==> job 842: inputs <==
==> flow/design.v (excerpt) <==
module alu_top(
    input             clk,
    input      [31:0] a_in,
    input      [31:0] b_in,
    input      [3:0]  aluc_in,
    output reg [31:0] r_out,
    output reg        zero_out,
    output reg        overflow_out
    );
make LEC_CHECK=0 ABC_AREA=1 CAP_MARGIN=20 CELL_PAD_IN_SITES_GLOBAL_PLACEMENT=1 CORE_ASPECT_RATIO=0.72 CORE_MARGIN=4 CORE_UTILIZATION=29 GPL_ROUTABILITY_DRIVEN=0 HOLD_SLACK_MARGIN=0.2 MIN_ROUTING_LAYER=met1 PLACE_DENSITY_LB_ADDON=0.19 SETUP_SLACK_MARGIN=1.26 SLEW_MARGIN=40 finish   # period 4.91 ns
run.sh (not shown) runs the stock make flow with config.mk's settings and CLKGATE_MAP_FILE=.
==> inputs of job 3046, as changes to job 842 <==
Settings changed: CELL_PAD_IN_SITES_GLOBAL_PLACEMENT 1 to unset, CORE_ASPECT_RATIO 0.72 to 1.8, CORE_MARGIN 4 to 9, CORE_UTILIZATION 29 to 58, CTS_CLUSTER_DIAMETER set to 345, CTS_CLUSTER_SIZE set to 100, GPL_ROUTABILITY_DRIVEN 0 to unset, HOLD_SLACK_MARGIN 0.2 to unset, MIN_ROUTING_LAYER met1 to unset, PLACE_DENSITY_LB_ADDON 0.19 to unset, SETUP_SLACK_MARGIN 1.26 to unset, SLEW_MARGIN 40 to 20, TNS_END_PERCENT set to 5.
==> flow/constraint.sdc (replaced) <==
create_clock -name core_clock -period 6.0 [get_ports {clk}]
set_input_delay 1.2000 -clock core_clock [delete_from_list [all_inputs] [get_ports {clk}]]
set_output_delay 1.2000 -clock core_clock [all_outputs]
set_load 0.01 [all_outputs]
==> inputs of job 5876, as changes to job 842 <==
Settings changed: ABC_AREA 1 to unset, CELL_PAD_IN_SITES_GLOBAL_PLACEMENT 1 to unset, CORE_ASPECT_RATIO 0.72 to unset, CORE_MARGIN 4 to 2, CORE_UTILIZATION 29 to 67, CTS_CLUSTER_SIZE set to 100, GPL_ROUTABILITY_DRIVEN 0 to unset, HOLD_SLACK_MARGIN 0.2 to unset, MIN_ROUTING_LAYER met1 to unset, PLACE_DENSITY_LB_ADDON 0.19 to unset, SETUP_SLACK_MARGIN 1.26 to unset, SLEW_MARGIN 40 to 20, TNS_END_PERCENT set to 5.
==> flow/constraint.sdc (replaced) <==
create_clock -name core_clock -period 6.0 [get_ports {clk}]
set_input_delay 1.2000 -clock core_clock [delete_from_list [all_inputs] [get_ports {clk}]]
set_output_delay 1.2000 -clock core_clock [all_outputs]
set_load 0.01 [all_outputs]
==> comparison table <==
|  | job 3046 | job 842 | job 5876 |
|---|---|---|---|
| Number of placed instances, taps included | 2040 | 2294 | 1370 |
| Drt wl/cell | 21.7 um | 19.2 um | 23.9 um |
| Post-synthesis instance total | 1728 | 1728 | 1117 |
| Core Util, Final | 67.9% | 40.4% | 81.1% |
| FF-to-FF Start | aluc_q[0] | b_q[0] | aluc_q[2] |
| Total cell area reported by yosys after synthesis | 0.0103 mm^2 | 0.0103 mm^2 | 0.00916 mm^2 |
| Area share of and/or/nand/nor cells after synthesis | 38.3% | 38.3% | 17.5% |
| Clk latency of the worst-skew pair | 0.38 ns | 0.38 ns | 0.37 ns |
| Share of total power in sequential cells | 33.4% | 31.5% | 33.2% |
| Slew at the pin closest to its max-slew limit | 1.07 ns | 0.849 ns | 1.08 ns |
| Relative max-transition margin | 28.3% | 43.3% | 27.9% |
| Fillers | 1620 | 3822 | 852 |
| Post-route design area | 0.0119 mm^2 | 0.0141 mm^2 | 0.0108 mm^2 |
| Cell internal pwr | 1.49 mW | 1.87 mW | 1.52 mW |
| RSZ-0062 raised after global routing | false | true | - |
| Result of the run | finished clean | finished clean | finished clean |
| Post-synthesis mux area share | 0% | 0% | 4.95% |
| Worst setup slack for register-to-register paths | 1.20 ns | 1.19 ns | 0.20 ns |
| Net Count, Synth | 1927 | 1927 | 1316 |
| Routed metal-1 wire length | 14500 um | 23300 um | 12200 um |
| Proportion of power drawn by the clock network | 26.4% | 22.0% | 24.3% |
| Clock buffer and inverter area fraction after layout | 2.74% | 1.97% | 2.72% |
| Combinational logic power | 0.997 mW | 1.50 mW | 1.06 mW |
| Final-layout clock buffer total | 11 | 11 | 9 |
| Detailed-routing iteration count for the pre-antenna-repair pass | 6 | 5 | 6 |
| Global-route wire length before repair | 66700 um | 66400 um | 50500 um |

* * *

==> job 3414 <==
==> flow/design.v <==
`timescale 1ns / 1ps
module alu_top(
    input             clk,
    input      [31:0] a_in,
    input      [31:0] b_in,
    input      [3:0]  aluc_in,
    output reg [31:0] r_out,
    output reg        zero_out,
    output reg        overflow_out
    );
    reg  [31:0] a_q, b_q;
    reg  [3:0]  aluc_q;
    wire [31:0] r;
    wire        zero, overflow;
    alu u_alu(.a(a_q), .b(b_q), .overflow(overflow), .zero(zero), .r(r), .aluc(aluc_q));
    always @(posedge clk) begin
        a_q          <= a_in;
        b_q          <= b_in;
        aluc_q       <= aluc_in;
        r_out        <= r;
        zero_out     <= zero;
        overflow_out <= overflow;
    end
endmodule

`timescale 1ns / 1ps
module alu(
    input [31:0]a,
    input [31:0]b,
    output overflow,
    output zero,
    output [31:0]r,
    input [3:0] aluc   
    );
    parameter Add    =    3'b000;     
    parameter Addu    =    3'b010;     
    parameter Sub    =     3'b001;     
    parameter Subu    =    3'b011;     
    parameter And    =    3'b100;     
    parameter Or    =    3'b101;     
    parameter Xor    =    3'b110;     
	 parameter Lui1    =    3'b111;     
	 wire signed [31:0] sa=a,sb=b;
	 reg [32:0]result;
always@(*)begin
        case(aluc)
            Addu: begin
                result=a+b;
            end
            Subu: begin
                result=a-b;
            end
            Add: begin
                result=sa+sb;
            end
            Sub: begin
                result=sa-sb;
            end
            And: begin
                result=a&b;
            end
            Or: begin
                result=a|b;
            end
            Xor: begin
                result=a^b;
            end
            Lui1: begin
				result = {b[15:0], 16'b0};
				end
            default:
                result=a+b;
        endcase
    end
    assign r=result[31:0];
    assign zero=(r==32'b0)?1:0;
    assign overflow=result[32];
endmodule
==> flow/run.sh <==
#!/bin/bash
# the make line also repeats each setting of config.mk as NAME=value (left out here)
make -C /OpenROAD-flow-scripts/flow DESIGN_CONFIG=/design/flow/config.mk WORK_HOME=/design/flow/orfs CLKGATE_MAP_FILE= finish
==> flow/config.mk <==
export PLATFORM = sky130hd
export DESIGN_NAME = alu_top
export DESIGN_NICKNAME = alu_top
export VERILOG_FILES = /design/flow/design.v
export SDC_FILE = /design/flow/constraint.sdc
export NUM_CORES = 4
export LEC_CHECK = 0
export CAP_MARGIN = 20
export CORE_MARGIN = 2
export CORE_UTILIZATION = 40
export GPL_ROUTABILITY_DRIVEN = 0
export GPL_TIMING_DRIVEN = 0
export PLACE_DENSITY_LB_ADDON = 0.12
export SLEW_MARGIN = 35
==> flow/constraint.sdc <==
create_clock -name core_clock -period 6.54 [get_ports {clk}]
set_input_delay 1.3080 -clock core_clock [delete_from_list [all_inputs] [get_ports {clk}]]
set_output_delay 1.3080 -clock core_clock [all_outputs]
set_load 0.01 [all_outputs]
==> inputs of job 8035, as changes to job 3414 <==
CORE_UTILIZATION = 71   (was 40)
CTS_CLUSTER_DIAMETER = 48   (was default)
CTS_CLUSTER_SIZE = 79   (was default)
GPL_ROUTABILITY_DRIVEN = default   (was 0)
GPL_TIMING_DRIVEN = default   (was 0)
PLACE_DENSITY_LB_ADDON = 0.24   (was 0.12)
SETUP_SLACK_MARGIN = -0.41   (was default)
SLEW_MARGIN = 20   (was 35)
==> flow/constraint.sdc (replaced) <==
create_clock -name core_clock -period 4.71 [get_ports {clk}]
set_input_delay 0.9420 -clock core_clock [delete_from_list [all_inputs] [get_ports {clk}]]
set_output_delay 0.9420 -clock core_clock [all_outputs]
set_load 0.01 [all_outputs]
==> flow_summary.json <==
{
  "outcome": "complete, no violations",
  "core-area_sq_mm": 0.0226,
  "track_usage": 0.254,
  "min_path_type": "reg2reg",
  "area_delta_synth_final_pct": 19.7,
  "antenna_found_initial": 0,
  "largestPowerGroup": "combinational logic",
  "worst_slew_pin_slew_ns": 0.886,
  "row_count": 55,
  "utilization": 0.486,
  "cp-endpoint": "zero_out",
  "hold_buffers": 0,
  "slowest_stage": "or4_1",
  "worstSetupStartpointType": "flip-flop"
}
Source of the figures above: job 3414

==> flow_summary.json <==
{
  "ys_warn_count": 2,
  "outcome": "aborted with a tool error",
  "ys_seq_frac": 0.223,
  "synth_cells": 1117,
  "netlist_area_sq_mm": 0.00916,
  "async_flop_share": 0,
  "lastStage": "clock tree synthesis (4_1_cts)",
  "die_w_um": 118,
  "yosys.area_share.adder": 0.179,
  "error": "[ERROR DPL-0038] Utilization greater than 100%, impossible to legalize",
  "core-area_sq_mm": 0.0126,
  "row_count": 41
}
Source of the figures above: job 8035

Power figures rest on the tool's default switching activity, not on a simulated workload.
